## run 1
==> flow/design.v (excerpt) <==
module  CONV(
	input				clk,
	input				reset,
	output logic		busy,	
	input				ready,	
	output logic [13:0]	iaddr,
	input  		 [7:0]	idata,	
	output logic		ioe,
	output logic		wen_L0,
	output logic		oe_L0,
	output logic [13:0]	addr_L0,
	output logic [11:0] w_data_L0,
	input  		 [11:0] r_data_L0,
	output logic 		wen_L1,
	output logic		oe_L1,
	output logic [11:0]	addr_L1,
	output logic [11:0]	w_data_L1,
	input  		 [11:0]	r_data_L1,
	output logic		oe_weight,
	output logic [15:0]	addr_weight,
	input  logic signed  [7:0]  r_data_weight,
	output logic		wen_L2,
	output logic [3:0]	addr_L2,
	output logic [31:0]	w_data_L2
	);
reg [1:0] fully_flag;
reg[3:0] i0,i4,i5,i6;
reg [3:0] state,next_state;
reg [11:0] data [0:8];
reg [15:0] zero_index,addr_index0,addr_index1,addr_index2,addr_index3,addr_index4,L0_index;
reg signed [31:0] data_fully;
parameter INIT=4'd0,ADDR1=4'd1,WAIT1=4'd2,DATA_i0=4'd3,LAYER0=4'd4,ADDR2=4'd5,LAYER1=4'd6,
		  LAYER1_1=4'd7,ADDR3=4'd8,WAIT3=4'd9,LAYER2=4'd10,LAYER2_1=4'd11,FINI=4'd12;
always @(posedge clk or posedge reset ) begin
  if(reset) state<=INIT;
  else state<=next_state;
end
always @(*) begin
	case (state)
		INIT:begin
			next_state=(ready)?ADDR1:INIT;	
		end 
		ADDR1:begin
			next_state=WAIT1;
		end
		WAIT1:begin
			next_state=(fully_flag==0)?DATA_i0:(fully_flag==1)?LAYER1:LAYER2;		   
		end
		DATA_i0:begin
			next_state=(i0>=8&&zero_index==0||i0>=7&&zero_index==127||i0>=5&&zero_index==16510||
			            i0>=4&&zero_index==16637||i0>=8&&zero_index%130==0&&zero_index!=0&&zero_index!=16510||
						i5>=7&&zero_index%130==127&&zero_index!=127&&zero_index!=16637||
						i6>=8&&zero_index>0&&zero_index<127||i4>=5&&zero_index>16510&&zero_index<16637||i4>=8)?LAYER0:ADDR1;	
		end
		LAYER0:begin
			next_state=(L0_index>=16383)?ADDR2:ADDR1;
		end
  ...
export LEC_CHECK = 0
export CAP_MARGIN = 20
export CORE_MARGIN = 2
export CORE_UTILIZATION = 40
export SETUP_SLACK_MARGIN = -0.28
export SLEW_MARGIN = 20
create_clock -name core_clock -period 12.4 [get_ports {clk}]
run.sh (not shown) runs the stock make flow with config.mk's settings and CLKGATE_MAP_FILE=.
Edits applied to the flow inputs when going from run 1 to run 2:
--- a/flow/config.mk
+++ b/flow/config.mk
@@ -9,4 +9,3 @@
 export CORE_MARGIN = 2
-export CORE_UTILIZATION = 40
-export SETUP_SLACK_MARGIN = -0.28
+export CORE_UTILIZATION = 8
 export SLEW_MARGIN = 20
==> flow/constraint.sdc <==
create_clock -name core_clock -period 15.0 [get_ports {clk}]
set_input_delay 3.0000 -clock core_clock [delete_from_list [all_inputs] [get_ports {clk}]]
set_output_delay 3.0000 -clock core_clock [all_outputs]
set_load 0.01 [all_outputs]
Findings:
- On combinational power: run 2 sits below run 1.
- In run 2 relative to run 1, met2 wire length had gone up by more than a quarter.
- Wire: run 2 routes more than run 1
- On post-layout total power: run 2 sits below run 1.
- Worst hold slack was lower in run 1 than in run 2.
- Diff run 1 -> run 2 | final non-filler cell area | increase of about 13%
- In run 2, the setup slack came out 0.71 ns above the value in run 1.
> inputs changed (run 2 -> run 3)
--- a/flow/config.mk
+++ b/flow/config.mk
@@ -7,5 +7,10 @@
 export LEC_CHECK = 0
-export CAP_MARGIN = 20
+export ABC_AREA = 1
+export CAP_MARGIN = 0
 export CORE_MARGIN = 2
-export CORE_UTILIZATION = 8
+export CORE_UTILIZATION = 72
+export CTS_CLUSTER_DIAMETER = 342
+export CTS_CLUSTER_SIZE = 99
+export PLACE_DENSITY = 0.38
+export SETUP_SLACK_MARGIN = -0.43
 export SLEW_MARGIN = 20
==> flow/constraint.sdc <==
create_clock -name core_clock -period 6.89 [get_ports {clk}]
set_input_delay 1.3780 -clock core_clock [delete_from_list [all_inputs] [get_ports {clk}]]
set_output_delay 1.3780 -clock core_clock [all_outputs]
set_load 0.01 [all_outputs]
==> comparison <==
Run 3 vs. run 2: chip area estimate from yosys synthesis went up by 1500 um2. Summary of the comparison: count of different cell masters after synthesis is lower in run 3, relative to run 2. Run 3 vs run 2: die size down by more than half. Post-synthesis sequential area ratio in run 3 is 1.2 points lower than in run 2. Run 3 never completed; the flow aborted with a tool error in global routing. On height of the chip: run 3 sits below run 2.
Edits applied to the flow inputs when going from run 3 to run 4:
==> flow/config.mk <==
export PLATFORM = sky130hd
export DESIGN_NAME = CONV
export DESIGN_NICKNAME = CONV
export VERILOG_FILES = /design/flow/design.v
export SDC_FILE = /design/flow/constraint.sdc
export NUM_CORES = 4
export LEC_CHECK = 0
export CAP_MARGIN = 20
export CORE_MARGIN = 2
export CORE_UTILIZATION = 44
export SLEW_MARGIN = 20
==> flow/constraint.sdc <==
create_clock -name core_clock -period 7.23 [get_ports {clk}]
set_input_delay 1.4460 -clock core_clock [delete_from_list [all_inputs] [get_ports {clk}]]
set_output_delay 1.4460 -clock core_clock [all_outputs]
set_load 0.01 [all_outputs]
### Flow results
- The final report for run 4 shows a completed flow and a layout that fails verification, specifically setup timing.
- Post-synth area from yosys stat went down by a few percent going from run 3 to run 4.
- Run 3 → run 4: pre-placement core utilization went down by 28 points, cell count in the Yosys report shows a reduction of 855.
- The run showing the smaller xor-xnor portion of the synthesized cell area is run 3.
- In the floorplan summary, run 4 is listed with a die area greater than that of run 3.
- Taking run 4 as 1.0, run 3 lands at 0.64 on standard cell core area.
Power figures rest on the tool's default switching activity, not on a simulated workload.
